Design gca_dlnv, start of the top module:
module gca_dlnv(
    input [31:0]    coord0,
    input [31:0]    coord1,
    input           ld,
    input           step,
    input           CLK,
    output          FC,
    output [20:0]   ADDR
);
    reg         [15:0] x0;
    reg         [15:0] y0;
    wire        [15:0] x1;
    wire        [15:0] y1;
    reg  signed [15:0] dx, dy;
    reg  signed [15:0] sx, sy;
    reg  signed [15:0] error;
    wire signed [15:0] e2;
    assign x1 = {5'b0, coord1[10:0]};
    assign y1 = {6'b0, coord1[20:11]};
    assign e2 = error <<< 1;
    assign ADDR = {y0[9:0], x0[10:0]};
    assign FC = !ld && (x0 == x1 && y0 == y1 || e2 >= dy && x0 == x1 || e2 <= dx && y0 == y1);
    always @(posedge CLK) begin
        if(ld) begin
            x0 <= {5'b0, coord0[10:0]};
            y0 <= {6'b0, coord0[20:11]};
            sx <= (x0 > x1) ? -16'd1 : 16'd1;
            sy <= (y0 > y1) ? -16'd1 : 16'd1;
            dx <= (x0 < x1) ? (x1 - x0) : (x0 - x1);
            dy <= (y1 < y0) ? (y1 - y0) : (y0 - y1);
            error <= dx + dy;
        end
        if(step && !ld) begin
            if(e2 >= dy) x0 <= x0 + sx;
            if(e2 <= dx) y0 <= y0 + sy;
            if(e2 >= dy && e2 <= dx)
                error <= error + dx + dy;
            else if(e2 >= dy)
                error <= error + dy;
            else if(e2 <= dx)
                error <= error + dx;
        end
    end
endmodule
Size in the first run: roughly 1300 cells after synthesis, ~81 flip-flops, about 89 I/O pins.
Settings: LEC_CHECK=0, CAP_MARGIN=30, CORE_MARGIN=2, CORE_UTILIZATION=72, CTS_CLUSTER_DIAMETER=32, CTS_CLUSTER_SIZE=80, PLACE_DENSITY_LB_ADDON=0.04, SETUP_SLACK_MARGIN=0.53, SLEW_MARGIN=20; clock period 4.13 ns.
run.sh (not shown) runs the stock make flow with config.mk's settings and CLKGATE_MAP_FILE=.
Then changed:
CAP_MARGIN = 20   (was 30)
CORE_UTILIZATION = 40   (was 72)
CTS_CLUSTER_DIAMETER = default   (was 32)
CTS_CLUSTER_SIZE = default   (was 80)
PLACE_DENSITY_LB_ADDON = default   (was 0.04)
SETUP_SLACK_MARGIN = default   (was 0.53)
clock period = 5.0 ns   (was 4.13 ns; I/O delays follow)
Outcome: Design area went down by 2.7%; synthesized area is unchanged; clock skew rose by 0.0032 ns; global-route usage is lower by 17 points; die size came out higher by 77%; synthesized cell count stays the same; first-iteration DRC count goes down by 32%; wire length decreases by 5.0%.
Then changed:
CORE_UTILIZATION = 30   (was 40)
CTS_CLUSTER_DIAMETER = 100   (was default)
CTS_CLUSTER_SIZE = 15   (was default)
PLACE_DENSITY_LB_ADDON = 0.12   (was default)
TNS_END_PERCENT = 5   (was default)
Effect:
- cell area increases by 1.6%
- first-iteration DRC count decreases by 32%
- maximum frequency decreases by 0.74%
- wire length increases by 8.8%
- worst setup slack loses 0.034 ns
- core utilization decreases by 11 points
- via count decreases by 2.5%
- register-to-register slack is about the same
Then changed:
CORE_MARGIN = 7   (was 2)
PLACE_DENSITY = 0.91   (was default)
PLACE_DENSITY_LB_ADDON = default   (was 0.12)
=> Cell area stays flat. First-iteration DRC count rose by well over a third. Utilization rose by 0.42 points. Hold slack gets worse by 0.0069 ns. Cell count fell slightly. Routed wire length fell by a few percent. Worst setup slack gets worse by 0.046 ns. Maximum frequency fell slightly. Die size rose by roughly a tenth.


Setup of JK:
gca_dlnv again, from the RTL that the note above started with.
Design gca_dlnv, start of the top module:
module gca_dlnv(
    input [31:0]    coord0,
    input [31:0]    coord1,
    input           ld,
    input           step,
    input           CLK,
    output          FC,
    output [20:0]   ADDR
);
    reg         [15:0] x0;
    reg         [15:0] y0;
    wire        [15:0] x1;
    wire        [15:0] y1;
    reg  signed [15:0] dx, dy;
    reg  signed [15:0] sx, sy;
    reg  signed [15:0] error;
    wire signed [15:0] e2;
    assign x1 = {5'b0, coord1[10:0]};
    assign y1 = {6'b0, coord1[20:11]};
    assign e2 = error <<< 1;
    assign ADDR = {y0[9:0], x0[10:0]};
    assign FC = !ld && (x0 == x1 && y0 == y1 || e2 >= dy && x0 == x1 || e2 <= dx && y0 == y1);
    always @(posedge CLK) begin
        if(ld) begin
            x0 <= {5'b0, coord0[10:0]};
            y0 <= {6'b0, coord0[20:11]};
            sx <= (x0 > x1) ? -16'd1 : 16'd1;
            sy <= (y0 > y1) ? -16'd1 : 16'd1;
            dx <= (x0 < x1) ? (x1 - x0) : (x0 - x1);
            dy <= (y1 < y0) ? (y1 - y0) : (y0 - y1);
            error <= dx + dy;
        end
        if(step && !ld) begin
            if(e2 >= dy) x0 <= x0 + sx;
            if(e2 <= dx) y0 <= y0 + sy;
            if(e2 >= dy && e2 <= dx)
                error <= error + dx + dy;
            else if(e2 >= dy)
                error <= error + dy;
            else if(e2 <= dx)
                error <= error + dx;
        end
    end
endmodule
export LEC_CHECK = 0
export CAP_MARGIN = 20
export CORE_MARGIN = 2
export CORE_UTILIZATION = 72
export CTS_CLUSTER_DIAMETER = 32
export CTS_CLUSTER_SIZE = 80
export PLACE_DENSITY_LB_ADDON = 0.04
export SETUP_SLACK_MARGIN = 0.73
export SLEW_MARGIN = 20
create_clock -name core_clock -period 4.52 [get_ports {CLK}]
Setup changes, JK to MS
- clearing CTS_CLUSTER_SIZE, which used to be 80
- clearing CTS_CLUSTER_DIAMETER, which used to be 32
- clearing SETUP_SLACK_MARGIN, which used to be 0.73
- clearing PLACE_DENSITY_LB_ADDON, which used to be 0.04
- swapping 72 for 51 in CORE_UTILIZATION
- swapping 4.52 for 4.06 in the clock period (ns, I/O delays scaled along)
MS: no failed stages, no open violations at the end. Changes observed in MS relative to JK: floorplan core area higher, synthesis-to-finish area growth went up.
Edits applied to the flow inputs when going from MS to AL:
- a change of CORE_UTILIZATION from 51 to 58
- a change of the clock period (ns, I/O delays scaled along) from 4.06 to 2.53
--- outcome ---
- Looking at the logs for AL and MS, the single run that did not finish was AL.
- Seen in the log of AL: GRT-0232 during global routing, after which the run never completed.
- Higher quantity of gates resized following cts goes to AL over MS.
- Comparing the two runs side by side, AL comes out ahead of MS on die area.
- Measured against each other, AL and MS differ in die span in y, the lower figure coming from AL.
- MS has a lower placed wire-length estimate after detailed placement than AL.
- AL against MS: die outline width decreased by 6.1% relative to the old numbers; worst setup slack after placement decreased by 1.25 ns relative to the old numbers.
Relative to AL, the following input files were edited for TR:
- CTS_CLUSTER_SIZE: unset -> 44
- PLACE_DENSITY_LB_ADDON: unset -> 0.12
- CTS_CLUSTER_DIAMETER: unset -> 397
- CORE_UTILIZATION: 58 -> 40
- TNS_END_PERCENT: unset -> 5
- the clock period (ns, I/O delays scaled along): 2.53 -> 5.0
### Flow results
TR finished all stages; the layout is clean. TR -> AL: count of flip-flops with a built-in enable after synthesis delta 0, exact match. Compared to AL, TR has global placement routability congestion 0.12 lower. The xor and xnor fraction of the mapped netlist area on TR is in line with that on AL. Diff AL -> TR: post-placement worst setup slack rose by 1.74 ns; post-CTS setup repair buffer count moved down; count of instances resized after the clock tree is built fell 215; site row count climbed about 20%; overall die height increased 20%. The die of TR is larger than the one used in AL. Between TR and AL, the compound-gate portion of the synthesized area does not differ in any meaningful way. Horizontal die dimension was higher in TR than in AL.


green:
Starting RTL as in the previous note.
clock: 7.39 ns
lec_check: 0
abc_area: 0
cap_margin: 5
cell_pad_in_sites_detail_placement: 2
core_margin: 2
core_utilization: 26
place_density_lb_addon: 0.11
setup_slack_margin: 1.51
slew_margin: 5
tns_end_percent: 55
The final layout from green, which completed every stage, passed the timing, design-rule and antenna checks at the end of the flow.
Inputs modified between green and purple:
Settings: ABC_AREA removed (was 0); SLEW_MARGIN changed from 5 to 20; PLACE_DENSITY_LB_ADDON removed (was 0.11); CORE_UTILIZATION changed from 26 to 66; TNS_END_PERCENT removed (was 55); SETUP_SLACK_MARGIN changed from 1.51 to 1.0; CAP_MARGIN changed from 5 to 20; CELL_PAD_IN_SITES_DETAIL_PLACEMENT removed (was 2); the clock period (ns, I/O delays scaled along) changed from 7.39 to 3.9.
### Flow results
Ran to the end and failed final checks on setup timing: purple. The multi-input combinational cell area in green is 0.888 times that in purple. Total number of nets in the final design is higher on purple. Design area was lower in the run labelled green. Across both runs, final setup slack of the worst path was lower for purple than for green. purple — growth of design area from synthesis to finish 20 points higher, green as reference. Relative to green, final sum of negative setup slack decreased by 0.39 ns in purple. purple: number of non-filler instances in the completed layout about 9% below green. Compared to green, purple leaves less free space in the core. On met3 layer wire length in the routed design, the lower figure sits with green, not purple.


gca_dlnv again, from the RTL that the note above started with.
==> flow/config.mk <==
export PLATFORM = sky130hd
export DESIGN_NAME = gca_dlnv
export DESIGN_NICKNAME = gca_dlnv
export VERILOG_FILES = /design/flow/design.v
export SDC_FILE = /design/flow/constraint.sdc
export NUM_CORES = 4
export LEC_CHECK = 0
export ABC_AREA = 1
export CAP_MARGIN = 10
export CORE_MARGIN = 2
export CORE_UTILIZATION = 69
export CTS_CLUSTER_DIAMETER = 50
export CTS_CLUSTER_SIZE = 16
export GPL_ROUTABILITY_DRIVEN = 0
export GPL_TIMING_DRIVEN = 1
export MIN_ROUTING_LAYER = met1
export PLACE_DENSITY = 0.35
export SLEW_MARGIN = 30
export TNS_END_PERCENT = 5
==> flow/constraint.sdc <==
create_clock -name core_clock -period 4.19 [get_ports {CLK}]
set_input_delay 0.8380 -clock core_clock [delete_from_list [all_inputs] [get_ports {CLK}]]
set_output_delay 0.8380 -clock core_clock [all_outputs]
set_load 0.01 [all_outputs]
The first run completed without violations.
Then changed:
ABC_AREA = 0   (was 1)
PLACE_DENSITY = default   (was 0.35)
PLACE_DENSITY_LB_ADDON = 0.18   (was default)
What happened: The new run finished with timing, DRC and antenna clean; die size went down by 6.7%; area after synthesis fell by 6.9%; design area shrinks by 5.8%; setup slack gets worse by 0.30 ns.


gca_dlnv again, from the RTL that the note above started with.
export LEC_CHECK = 0
export CAP_MARGIN = 0
export CORE_MARGIN = 8
export CORE_UTILIZATION = 40
export CTS_CLUSTER_SIZE = 49
export GPL_TIMING_DRIVEN = 0
export MIN_ROUTING_LAYER = met2
export SETUP_SLACK_MARGIN = 1.18
export SLEW_MARGIN = 20
create_clock -name core_clock -period 4.79 [get_ports {CLK}]
Change:
CAP_MARGIN = 20   (was 0)
CORE_MARGIN = 5   (was 8)
MIN_ROUTING_LAYER = default   (was met2)
=> Global-route usage drops by 11 points. Cell area barely changes. Setup slack is better by 0.079 ns. Synthesized area does not change. Final cell count goes down by 0.57%.
Change:
CORE_MARGIN = 2   (was 5)
CORE_UTILIZATION = 50   (was 40)
CTS_CLUSTER_SIZE = default   (was 49)
GPL_TIMING_DRIVEN = default   (was 0)
SETUP_SLACK_MARGIN = 0.73   (was 1.18)
clock period = 2.53 ns   (was 4.79 ns; I/O delays follow)
Result: The changed run finished with negative setup slack left; fmax came out higher slightly; sequential cell count does not change; wire length rose by about a fifth.
Change:
CORE_UTILIZATION = 40   (was 50)
SETUP_SLACK_MARGIN = default   (was 0.73)
SLEW_MARGIN = 10   (was 20)
TNS_END_PERCENT = 40   (was default)
clock period = 5.0 ns   (was 2.53 ns; I/O delays follow)
- The changed run finished with timing, DRC and antenna clean
- hold slack loses 0.11 ns
- cell area drops by 30%
- setup slack gains 1.8 ns


== v36 ==
Starting RTL as in the previous note.
Settings: LEC_CHECK=0, CAP_MARGIN=20, CORE_MARGIN=7, CORE_UTILIZATION=40, HOLD_SLACK_MARGIN=0.06, MAX_ROUTING_LAYER=met4, SLEW_MARGIN=10, TNS_END_PERCENT=80; clock period 6.99 ns.
Here is what was changed in the inputs of v58 compared with v36.
- clearing TNS_END_PERCENT, which used to be 80
- clearing MAX_ROUTING_LAYER, which used to be met4
- swapping 10 for 20 in SLEW_MARGIN
- clearing HOLD_SLACK_MARGIN, which used to be 0.06
- swapping 7 for 2 in CORE_MARGIN
- swapping 40 for 39 in CORE_UTILIZATION
- swapping 6.99 for 4.56 in the clock period (ns, I/O delays scaled along)
--- outcome ---
Each of the runs, namely v36 and v58, reached the end of the flow and came out clean.
When the final numbers for v58 and v36 were put side by side, the global-route usage turned out to be smaller in v36.
Compared with v36, in v58 share of cell area taken by multi-input logic gates went down, worst hold slack saw a decrease.
From v58 to v36, number of buffers inserted by port buffering did not move at all.
Setup changes, v58 to v53
- CORE_UTILIZATION changed from 39 to 40
Results
- The run showing the smaller final area is v58.
- Minimum setup slack in the final design | v53 below v58
- Taking v58 as the reference, in v53 die size went down, hold slack up 6.7 ps.
> inputs changed (v53 -> v11)
- CORE_UTILIZATION changed from 40 to 11
- the clock period (ns, I/O delays scaled along) changed from 4.56 to 5.19
Notes after the runs:
- Hold slack: v11 vs v53 — no meaningful difference
- Across both runs, setup slack was higher for v11 than for v53.
- In the metrics for v53 and v11, the one carrying the higher relative area change from synthesis to final layout is v11.
- Met3 wirelength from detailed routing: v11 vs v53, no meaningful difference
- Proportion of cell area occupied by registers (higher): v53
- Re actual transition at the worst max-transition pin: v11 is 260 ps up on v53.
- Diff v53 -> v11 | share of the core filled with cells | decrease of 33 points
- Summary of v11 over v53: met3 layer usage reported by global route down 1.3 points, placer congestion estimate down 2.3%, required time at the worst-slack endpoint up 500 ps.
What v46 does differently from v11 at the input level:
- a change of CORE_UTILIZATION from 11 to 72
- a change of CAP_MARGIN from 20 to 5
- an added CTS_CLUSTER_SIZE of 99
- a change of the clock period (ns, I/O delays scaled along) from 5.19 to 4.06
[summary]
[compare] base=v11 new=v46: synthesized area neither gained nor lost much, clock-buffer cell count grew by 1, wire length per cell after detailed routing climbed 66%, count of non-filler cells in the finished layout decreased by 1046 relative to the old numbers.


The RTL this note starts from:
==> flow/design.v <==
module gca_dlnv(
    input [31:0]    coord0,
    input [31:0]    coord1,
    input           ld,
    input           step,
    input           CLK,
    output          FC,
    output [20:0]   ADDR
);
    reg         [15:0] x0;
    reg         [15:0] y0;
    wire        [15:0] x1;
    wire        [15:0] y1;
    reg  signed [15:0] dx, dy;
    reg  signed [15:0] sx, sy;
    reg  signed [15:0] error;
    wire signed [15:0] e2;
    assign x1 = {5'b0, coord1[10:0]};
    assign y1 = {6'b0, coord1[20:11]};
    assign e2 = error <<< 1;
    assign ADDR = {y0[9:0], x0[10:0]};
    assign FC = !ld && (x0 == x1 && y0 == y1 || e2 >= dy && x0 == x1 || e2 <= dx && y0 == y1);
    always @(posedge CLK) begin
        if(ld) begin
            x0 <= {5'b0, coord0[10:0]};
            y0 <= {6'b0, coord0[20:11]};
            sx <= (x0 > x1) ? -16'd1 : 16'd1;
            sy <= (y0 > y1) ? -16'd1 : 16'd1;
            dx <= (x0 < x1) ? (x1 - x0) : (x0 - x1);
            dy <= (y1 < y0) ? (y1 - y0) : (y0 - y1);
            error <= dx + dy;
        end
        if(step && !ld) begin
            if(e2 >= dy) x0 <= x0 + sx;
            if(e2 <= dx) y0 <= y0 + sy;
            if(e2 >= dy && e2 <= dx)
                error <= error + dx + dy;
            else if(e2 >= dy)
                error <= error + dy;
            else if(e2 <= dx)
                error <= error + dx;
        end
    end
endmodule
Settings: LEC_CHECK=0, CAP_MARGIN=20, CORE_MARGIN=2, CORE_UTILIZATION=72, CTS_CLUSTER_DIAMETER=32, CTS_CLUSTER_SIZE=80, MAX_ROUTING_LAYER=met4, PLACE_DENSITY_LB_ADDON=0.04, SETUP_SLACK_MARGIN=1.27, SLEW_MARGIN=20; clock period 4.52 ns.
Edit:
Settings changed: CTS_CLUSTER_DIAMETER 32 to 41, CTS_CLUSTER_SIZE 80 to not set, HOLD_SLACK_MARGIN set to -0.1, MAX_ROUTING_LAYER met4 to not set, PLACE_DENSITY_LB_ADDON 0.04 to not set, SETUP_SLACK_MARGIN 1.27 to not set, TNS_END_PERCENT set to 40.
Clock period 4.52 ns to 3.78 ns, I/O delays scaled along.
Result: Now the flow reached the layout checks and failed them: setup timing; wire length came out lower by 14%; die area stays the same; utilization came out lower by 3.6 points; worst setup slack degrades by 0.60 ns; global-route usage came out lower by 2.2 points; final cell count came out lower by 0.70%; area after synthesis is unchanged; non-clock buffer count came out lower by 11.
Edit:
Settings changed: CAP_MARGIN 20 to 35, CTS_CLUSTER_DIAMETER 41 to 238, PLACE_DENSITY set to 0.91.
Clock period 3.78 ns to 3.7 ns, I/O delays scaled along.
The new run reached the layout checks and failed them: setup timing.
Routed wire length goes up by a few percent.
Setup slack is worse by 0.077 ns.
Critical path depth is unchanged.
First-iteration DRC count goes down by roughly a tenth.
Synthesized area is unchanged.
